==> inputs of job 1976 <==
==> flow/design.v (excerpt) <==
module TM_ALU (
    input  wire        clk,
    input  wire        reset,
    input  wire [7:0]  AvgTxLen,
    input  wire [7:0]  InstExed,
    input  wire [7:0]  CurTxLen,
    output wire [7:0]  AvgTxLen_new,
    output wire [7:0]  InstExed_new
);
==> flow/config.mk <==
export PLATFORM = sky130hd
export DESIGN_NAME = TM_ALU
export DESIGN_NICKNAME = TM_ALU
export VERILOG_FILES = /design/flow/design.v
export SDC_FILE = /design/flow/constraint.sdc
export NUM_CORES = 4
export LEC_CHECK = 0
export ABC_AREA = 1
export CAP_MARGIN = 20
export CORE_MARGIN = 2
export CORE_UTILIZATION = 72
export CTS_CLUSTER_DIAMETER = 237
export PLACE_DENSITY = 0.65
export SETUP_SLACK_MARGIN = -2.0
export SLEW_MARGIN = 20
==> flow/constraint.sdc <==
create_clock -name core_clock -period 23.6 [get_ports {clk}]
set_input_delay 4.7200 -clock core_clock [delete_from_list [all_inputs] [get_ports {clk}]]
set_output_delay 4.7200 -clock core_clock [all_outputs]
set_load 0.01 [all_outputs]
run.sh (not shown) runs the stock make flow with config.mk's settings and CLKGATE_MAP_FILE=.
==> job 3879 (differences from job 1976) <==
ABC_AREA = unset   (was 1)
CORE_UTILIZATION = 40   (was 72)
CTS_CLUSTER_DIAMETER = unset   (was 237)
PLACE_DENSITY = unset   (was 0.65)
SETUP_SLACK_MARGIN = unset   (was -2.0)
==> flow/constraint.sdc (replaced) <==
create_clock -name core_clock -period 30.0 [get_ports {clk}]
set_input_delay 6.0000 -clock core_clock [delete_from_list [all_inputs] [get_ports {clk}]]
set_output_delay 6.0000 -clock core_clock [all_outputs]
set_load 0.01 [all_outputs]
==> job 4560 (differences from job 1976) <==
ABC_AREA = unset   (was 1)
CORE_UTILIZATION = 17   (was 72)
CTS_CLUSTER_DIAMETER = unset   (was 237)
PLACE_DENSITY = unset   (was 0.65)
SETUP_SLACK_MARGIN = unset   (was -2.0)
==> flow/constraint.sdc (replaced) <==
create_clock -name core_clock -period 29.0 [get_ports {clk}]
set_input_delay 5.8000 -clock core_clock [delete_from_list [all_inputs] [get_ports {clk}]]
set_output_delay 5.8000 -clock core_clock [all_outputs]
set_load 0.01 [all_outputs]
==> comparison table <==
item                                                                                            job 1976                 job 4560                 job 3879
Vias per Instance                                                                                      -                    4.439                    5.597
Filler cell count                                                                                      -                     6259                     2335
Antenna violations before repair                                                                       -                        0                        0
Terminus of the critical flop-to-flop path                                                             -      AvgTxLen_new_reg[0]      AvgTxLen_new_reg[0]
Busiest metal layer after global routing                                                               -                     met2                     met2
Number of design rule violations left after detail routing                                             -                        0                        0
Clock buf count                                                                                        -                       11                        9
Buffering stage count on the worst path with inverters included                                        -                        8                        9
Placed Instance Area                                                                       0.01235 sq mm            0.01123 sq mm            0.01058 sq mm
Detailed route wirelength on metal3                                                                    -                   940 um                 1.309 mm
Clock input transition at the sequential cells of the worst setup and hold paths                       -                  0.06 ns                  0.07 ns
Post-synth mux share                                                                                  0%                   4.600%                   4.600%
Run status                                                                        stopped before the end  complete, no violations  complete, no violations
Failing step                                                                                     4_1_cts                        -                        -
Tightest slew margin relative to the limit                                                             -                   39.21%                   37.93%
Worst EP required                                                                                      -                 29.20 ns                 30.22 ns
Max clock buf depth                                                                                    -                        2                        2
Detailed-routing iteration count for the pre-antenna-repair pass                                       -                        5                        6
Final worst path period share                                                                          -                   96.64%                   94.85%
Met1 track utilization from global routing                                                             -                   11.31%                   25.40%
Total Routed Length                                                                                    -                 27.45 mm                 25.67 mm
Aggregate global-route resource usage                                                                  -                   8.878%                   19.77%
Arrival time at the worst endpoint                                                                     -                 28.22 ns                 28.67 ns
Global Route met3 Usage                                                                                -                   1.128%                   2.813%
Largest cell class by area                                                                             -              logic gates              logic gates
Final layout net count                                                                                 -                     1477                     1450

---

==> 12-18: inputs <==
==> flow/design.v <==
module TM_ALU (
    input  wire        clk,
    input  wire        reset,
    input  wire [7:0]  AvgTxLen,
    input  wire [7:0]  InstExed,
    input  wire [7:0]  CurTxLen,
    output wire [7:0]  AvgTxLen_new,
    output wire [7:0]  InstExed_new
);
    reg [15:0] mac_result;  
    reg [7:0]  inc_result;
    reg [15:0] mac_reg;     
    reg [7:0]  inc_reg;      
    reg [7:0]  AvgTxLen_reg;  
    always @(posedge clk) begin
        if (reset) begin
            mac_reg      <= 0;
            inc_reg      <= 0;
            AvgTxLen_reg <= 0;
        end else begin
            mac_result     <= AvgTxLen * InstExed;
            mac_reg      <= mac_result + CurTxLen;
            inc_result     <= InstExed + 1;
            inc_reg      <= inc_result;
            AvgTxLen_reg <= AvgTxLen;  
        end
    end
    reg [7:0] AvgTxLen_new_reg;
    always @(posedge clk) begin
        if (reset) begin
            AvgTxLen_new_reg <= 0;
        end else begin
            if (inc_reg == 0) begin  
                AvgTxLen_new_reg <= 0;
            end else begin
                AvgTxLen_new_reg <= mac_reg / inc_reg;
            end
        end
    end
    assign AvgTxLen_new  = AvgTxLen_new_reg;
    assign InstExed_new = (reset) ? 8'b0 : AvgTxLen_reg;  
endmodule
==> flow/run.sh <==
#!/bin/bash
# the make line also repeats each setting of config.mk as NAME=value (left out here)
make -C /OpenROAD-flow-scripts/flow DESIGN_CONFIG=/design/flow/config.mk WORK_HOME=/design/flow/orfs CLKGATE_MAP_FILE= finish
==> flow/config.mk <==
export PLATFORM = sky130hd
export DESIGN_NAME = TM_ALU
export DESIGN_NICKNAME = TM_ALU
export VERILOG_FILES = /design/flow/design.v
export SDC_FILE = /design/flow/constraint.sdc
export NUM_CORES = 4
export LEC_CHECK = 0
export CAP_MARGIN = 20
export CORE_MARGIN = 2
export CORE_UTILIZATION = 72
export CTS_CLUSTER_DIAMETER = 354
export CTS_CLUSTER_SIZE = 22
export HOLD_SLACK_MARGIN = 0.29
export MAX_ROUTING_LAYER = met4
export SETUP_SLACK_MARGIN = -1.24
export SLEW_MARGIN = 20
==> flow/constraint.sdc <==
create_clock -name core_clock -period 16.3 [get_ports {clk}]
set_input_delay 3.2600 -clock core_clock [delete_from_list [all_inputs] [get_ports {clk}]]
set_output_delay 3.2600 -clock core_clock [all_outputs]
set_load 0.01 [all_outputs]
==> 04-27 (differences from 12-18) <==
Settings changed: ABC_AREA from default to 1, CORE_UTILIZATION 72 to 58, CTS_CLUSTER_DIAMETER 354 to default, CTS_CLUSTER_SIZE 22 to default, HOLD_SLACK_MARGIN 0.29 to default, MAX_ROUTING_LAYER met4 to default, SETUP_SLACK_MARGIN -1.24 to default.
==> flow/constraint.sdc (replaced) <==
create_clock -name core_clock -period 24.7 [get_ports {clk}]
set_input_delay 4.9400 -clock core_clock [delete_from_list [all_inputs] [get_ports {clk}]]
set_output_delay 4.9400 -clock core_clock [all_outputs]
set_load 0.01 [all_outputs]
==> 06-12 (differences from 12-18) <==
Settings changed: ABC_AREA from default to 1, CORE_MARGIN 2 to 5, CORE_UTILIZATION 72 to 68, CTS_CLUSTER_DIAMETER 354 to default, CTS_CLUSTER_SIZE 22 to default, HOLD_SLACK_MARGIN 0.29 to 0.06, MAX_ROUTING_LAYER met4 to default, PLACE_DENSITY from default to 0.42, SETUP_SLACK_MARGIN -1.24 to -2.0.
==> flow/constraint.sdc (replaced) <==
create_clock -name core_clock -period 30.0 [get_ports {clk}]
set_input_delay 6.0000 -clock core_clock [delete_from_list [all_inputs] [get_ports {clk}]]
set_output_delay 6.0000 -clock core_clock [all_outputs]
set_load 0.01 [all_outputs]
==> results <==
|  | 12-18 | 06-12 | 04-27 |
|---|---|---|---|
| Total area of sequential cells | - | 1520 um2 | 1530 um2 |
| Data required time at the worst endpoint | - | 30.21 ns | 24.91 ns |
| Core Util at FP | 0.734 | 0.690 | 0.596 |
| Antenna diode instance count | - | 0 | 0 |
| DRC violations left | - | 0 | 0 |
| Cell class with the largest area share | - | logic gates | logic gates |
| Final tally of hold violations | - | 0 | 0 |
| Clock buffer cells | - | 12 | 13 |
| Worst reg2reg path endpoint | - | AvgTxLen_new_reg[0]$_SDFF_PP0_ | AvgTxLen_new_reg[0]$_SDFF_PP0_ |
| Logic Gate Count | - | 1071 | 1071 |
| Well Taps | - | 184 | 220 |
| Minimum clock period | - | 28.75 ns | 23.90 ns |
| Half-perimeter wire length after detailed placement | 31800 um | 16600 um | 18200 um |
| Synth Cell Area | 9680 um2 | 9950 um2 | 9950 um2 |
| CORE AREA | 13200 um2 | 14400 um2 | 16700 um2 |
| Worst setup EP type | - | register | register |
| Result of the run | did not finish | complete, no violations | complete, no violations |
| Failing step | clock tree synthesis | - | - |
| Via count of the first global-routing pass | - | 8261 | 8728 |
| Startpoint of the lowest-slack register-to-register path | - | inc_reg[6]$_SDFF_PP0_ | inc_reg[0]$_SDFF_PP0_ |
| Final Worst Setup Slack | - | 1.25 ns | 0.802 ns |

---

==> inputs of zinc <==
RTL: the design.v shown in full above, as it stands there.
clock: 28.7 ns
lec_check: 0
abc_area: 1
cap_margin: 0
core_aspect_ratio: 0.64
core_margin: 2
core_utilization: 72
cts_cluster_diameter: 119
cts_cluster_size: 75
hold_slack_margin: 0.01
place_density_lb_addon: 0.09
slew_margin: 30
tns_end_percent: 95
==> nickel: changes against zinc <==
==> flow/config.mk (replaced) <==
export PLATFORM = sky130hd
export DESIGN_NAME = TM_ALU
export DESIGN_NICKNAME = TM_ALU
export VERILOG_FILES = /design/flow/design.v
export SDC_FILE = /design/flow/constraint.sdc
export NUM_CORES = 4
export LEC_CHECK = 0
export CAP_MARGIN = 20
export CORE_MARGIN = 2
export CORE_UTILIZATION = 50
export SETUP_SLACK_MARGIN = 4.39
export SLEW_MARGIN = 20
==> flow/constraint.sdc (replaced) <==
create_clock -name core_clock -period 16.2 [get_ports {clk}]
set_input_delay 3.2400 -clock core_clock [delete_from_list [all_inputs] [get_ports {clk}]]
set_output_delay 3.2400 -clock core_clock [all_outputs]
set_load 0.01 [all_outputs]
==> comparison <==
- In nickel the setup slack is lower than in zinc, by 13 ns.
- Between zinc and nickel, the lower non-clock buffer count is in zinc (gap 386).
- Synthesized area: zinc is higher than nickel (2.8%).
- nickel completed and failed the layout checks on negative setup slack. zinc finished clean.
- In sequential cell count, nickel and zinc do not differ.
- Between zinc and nickel, the lower critical path depth is in nickel (gap 55).
- In zinc the hold slack is higher than in nickel, by 0.0059 ns.
- In nickel the count of clock-buffer cells in the layout is lower than in zinc, by 4.
- Between nickel and zinc, the lower cell area is in zinc (gap about 32%, measured against zinc).
==> figures <==
Placer congestion estimate: nickel 0.909; zinc 0.911
Highest achievable clock rate: nickel 37.1 MHz; zinc 37.1 MHz
Worst setup path start: nickel inc_reg[4]; zinc inc_reg[7]
Clock slew at the register clock pins of the worst setup and hold paths: nickel 0.06 ns; zinc 0.05 ns
Summed area of non-filler cells in the final layout: nickel 14800 µm²; zinc 11200 µm²
Placed Area: nickel 13100 µm²; zinc 10400 µm²
CP Depth: nickel 142; zinc 197
MUX share of area: nickel 4.60%; zinc 0%
Number of combinational gates with multiple inputs: nickel 965; zinc 1071
Routed metal-1 wirelength: nickel 13.2 mm; zinc 11.6 mm
CP peak stage delay: nickel 0.54 ns; zinc 0.40 ns
Tap Cells: nickel 260; zinc 180
Tightest Pin Transition: nickel 0.487 ns; zinc 0.733 ns
Mean Syn Cell Area: nickel 8.34 µm²; zinc 6.78 µm²
Outcome: nickel complete, but fails checks; zinc no timing/DRC/antenna violations
Layout check failures: nickel negative setup slack; zinc -
Post-Syn Area: nickel 9680 µm²; zinc 9950 µm²
First-pass detailed-route iteration total: nickel 5; zinc 7
Placed Instances: nickel 1740; zinc 1649
